## onyx
==> flow/design.v (excerpt) <==
module i16_biquad(
    input CLK, RST,
    input unsigned [15:0] A,
    output signed [15:0] B,
    input signed [15:0] b_0,
    input signed [15:0] b_1,
    input signed [15:0] b_2,
    input signed [15:0] a_1,
    input signed [15:0] a_2
);
wire signed [17:0] feedback;
wire signed [31:0] P_b0;
wire signed [31:0] P_b1;
wire signed [31:0] P_b2;
wire signed [33:0] P_a1;
wire signed [33:0] P_a2;
wire signed [35:0] S_0;
wire signed [35:0] S_1;
wire signed [35:0] S_2;
wire signed [35:0] Z_0;
wire signed [35:0] Z_1;
i16_mul mul_b0(
    .A(A),
    .B(b_0),
    .P(P_b0)
);
i16_mul mul_b1(
    .A(A),
    .B(b_1),
    .P(P_b1)
);
i16_mul mul_b2(
    .A(A),
    .B(b_2),
    .P(P_b2)
);
i18_mul mul_a1(
    .A(feedback),
    .B_coef(a_1),
    .P(P_a1)
);
i18_mul mul_a2(
    .A(feedback),
    .B_coef(a_2),
    .P(P_a2)
);
i36_acc ACC_0(
    .A(P_a2),
    .B(P_b2),
    ._Z(36'sd0),
    .S(S_0)
);
i36_acc ACC_1(
    .A(P_a1),
    .B(P_b1),
    ._Z(Z_0),
    .S(S_1)
);
i36_acc ACC_2(
    .A(34'sd0),
    .B(P_b0),
    ._Z(Z_1),
    .S(S_2)
);
i36_delay DELAY_0(
    .CLK(CLK),
    .RST(RST),
    .STORE(S_0),
    .READ(Z_0)
);
i36_delay DELAY_1(
    .CLK(CLK),
    .RST(RST),
    .STORE(S_1),
    .READ(Z_1)
);
i36_trunc OUT(
    .A(S_2),
    .B(feedback),
    .B_sat(B)
);
endmodule
For scale: about 71 flip-flops, ~110 I/O pins.
clock: 13.6 ns
lec_check: 0
cap_margin: 20
core_aspect_ratio: 0.5
core_margin: 2
core_utilization: 72
cts_cluster_size: 43
max_routing_layer: met4
place_density: 0.66
setup_slack_margin: 3.38
slew_margin: 20
tns_end_percent: 40
run.sh (not shown) runs the stock make flow with config.mk's settings and CLKGATE_MAP_FILE=.
To summarise onyx: no stage aborted, but the layout did not pass its checks, failing on setup timing.
The following lists how raven was set up differently from onyx:
- CORE_UTILIZATION now 28, was 72
- CORE_ASPECT_RATIO no longer set, was 0.5
- MAX_ROUTING_LAYER no longer set, was met4
- CTS_CLUSTER_SIZE no longer set, was 43
- TNS_END_PERCENT no longer set, was 40
- SETUP_SLACK_MARGIN no longer set, was 3.38
- PLACE_DENSITY no longer set, was 0.66
- the clock period (ns, I/O delays scaled along) now 17.1, was 13.6
raven completed; timing, DRC and antenna clean
raven reports its critical path capture point as DELAY_0.READ[34] while onyx reports DELAY_0.READ[30].
raven vs. onyx: count of clock-buffer cells in the layout lost 1, share of the cycle needed by the critical path after routing lost 13 points, total routing usage reported by global routing lost 29 points.
Here is what was changed in the inputs of lagoon compared with raven.
- CTS_CLUSTER_DIAMETER: unset -> 366
- TNS_END_PERCENT: unset -> 10
- PLACE_DENSITY: unset -> 0.42
- CORE_UTILIZATION: 28 -> 72
- the clock period (ns, I/O delays scaled along): 17.1 -> 9.36
- No crash in lagoon: every stage finished, but the layout fails its final checks due to setup timing.
- Area: lagoon vs raven -> lagoon larger
- Higher final standard cell count with taps included and fillers excluded among raven and lagoon: raven
- Delta (lagoon minus raven): wire length reported by the detailed router went down by about 2.2%.
- Comparing raven and lagoon, the higher global placement routability congestion is on lagoon.
- lagoon: post-route clock period utilization is 51 points higher than what raven reported.
- lagoon reports its endpoint of the most critical setup path as DELAY_1.READ[28] while raven reports DELAY_0.READ[34].


Setup of quartz:
i16_biquad again, from the RTL that the note above started with.
clock: 8.76 ns
lec_check: 0
abc_area: 0
cap_margin: 20
core_margin: 2
core_utilization: 72
cts_cluster_diameter: 340
cts_cluster_size: 33
max_routing_layer: met4
place_density: 0.66
setup_slack_margin: 0.99
slew_margin: 20
quartz -> stages 100% | layout checks FAIL | negative setup slack
### quartz -> cedar
Settings: removing PLACE_DENSITY (formerly 0.66); removing SETUP_SLACK_MARGIN (formerly 0.99); removing MAX_ROUTING_LAYER (formerly met4); changing CORE_UTILIZATION from 72 to 40; removing ABC_AREA (formerly 0); removing CTS_CLUSTER_SIZE (formerly 33); removing CTS_CLUSTER_DIAMETER (formerly 340); changing the clock period (ns, I/O delays scaled along) from 8.76 to 15.8.
--- outcome ---
- quartz and cedar: one clean run, cedar; the rest did not finish clean.
- quartz: complete, dirty (negative setup slack)
- On number of sequential storage elements, cedar and quartz are basically level.
- Per the comparison of cedar with quartz, minimum setup slack after placement went up; critical path depth went up; worst hold slack went down; final cycle utilization of the critical path went down; maximum fanout encountered on the critical timing path went up.
- quartz has higher worst relative slew slack than cedar.
- | final setup slack of the worst path | cedar vs quartz | better |
- Looking only at worst-case reg-to-reg path depth, and setting everything else aside, the lower value of cedar and quartz goes to cedar.
- In cedar, count of vias placed by the detailed router is lower than in quartz.
- Number of non-clock buffers in the layout: cedar lower than quartz
The inputs of maple differ from those of cedar as listed below.
Settings: CORE_UTILIZATION: 40 -> 66; the clock period (ns, I/O delays scaled along): 15.8 -> 13.6.
## What came out
What the final checks of maple revealed, after a flow that finished every stage, was a layout that fails on negative setup slack. Changes observed in maple relative to cedar: worst setup slack shrank by 1540 ps; met2 track demand over resource grew by 22 points; data arrival at the endpoint of the critical path shrank by 650 ps. Sort maple and cedar by final period utilization asc -> top: cedar. Comparing maple and cedar, number of non-filler instances in the completed layout is lower on maple. Routability-driven placement congestion ratio ends up lower on cedar. Relative to cedar, via count increased by about 3% in maple.
### maple -> tundra
Settings: changing CORE_UTILIZATION from 66 to 31; changing the clock period (ns, I/O delays scaled along) from 13.6 to 15.8.
### Flow results
In maple the implementation completed, yet the final layout does not meet the checks, the culprit being negative setup slack.
tundra reached the final stage; the timing, design-rule and antenna checks on its layout passed.
Relative to maple, the number of filler instances in the final layout measured on tundra has increased by more than 100%.
tundra vs. maple: area overhead of the layout relative to synthesis went down by 1.2 points.
From maple to tundra the numbers moved as follows: layout multi-input combinational cell count ~0 delta, via count went down about 1.7%.
Setup changes, tundra to juniper
Settings: a change of CORE_UTILIZATION from 31 to 40; a change of the clock period (ns, I/O delays scaled along) from 15.8 to 16.0.
--- outcome ---
- Lower starting utilization of the core area among tundra and juniper: tundra
- Lower sum of net half-perimeters after detailed placement goes to juniper over tundra.
- Between juniper and tundra, the area of the multi-input gates does not differ in any meaningful way.
- Measured against each other, tundra and juniper differ in non-clock buffer share of cell area, the lower figure coming from juniper.
- juniper against tundra: final layout net count fell 49, via-per-instance ratio saw an increase.
- juniper vs tundra: routed length on met3 down by a few percent
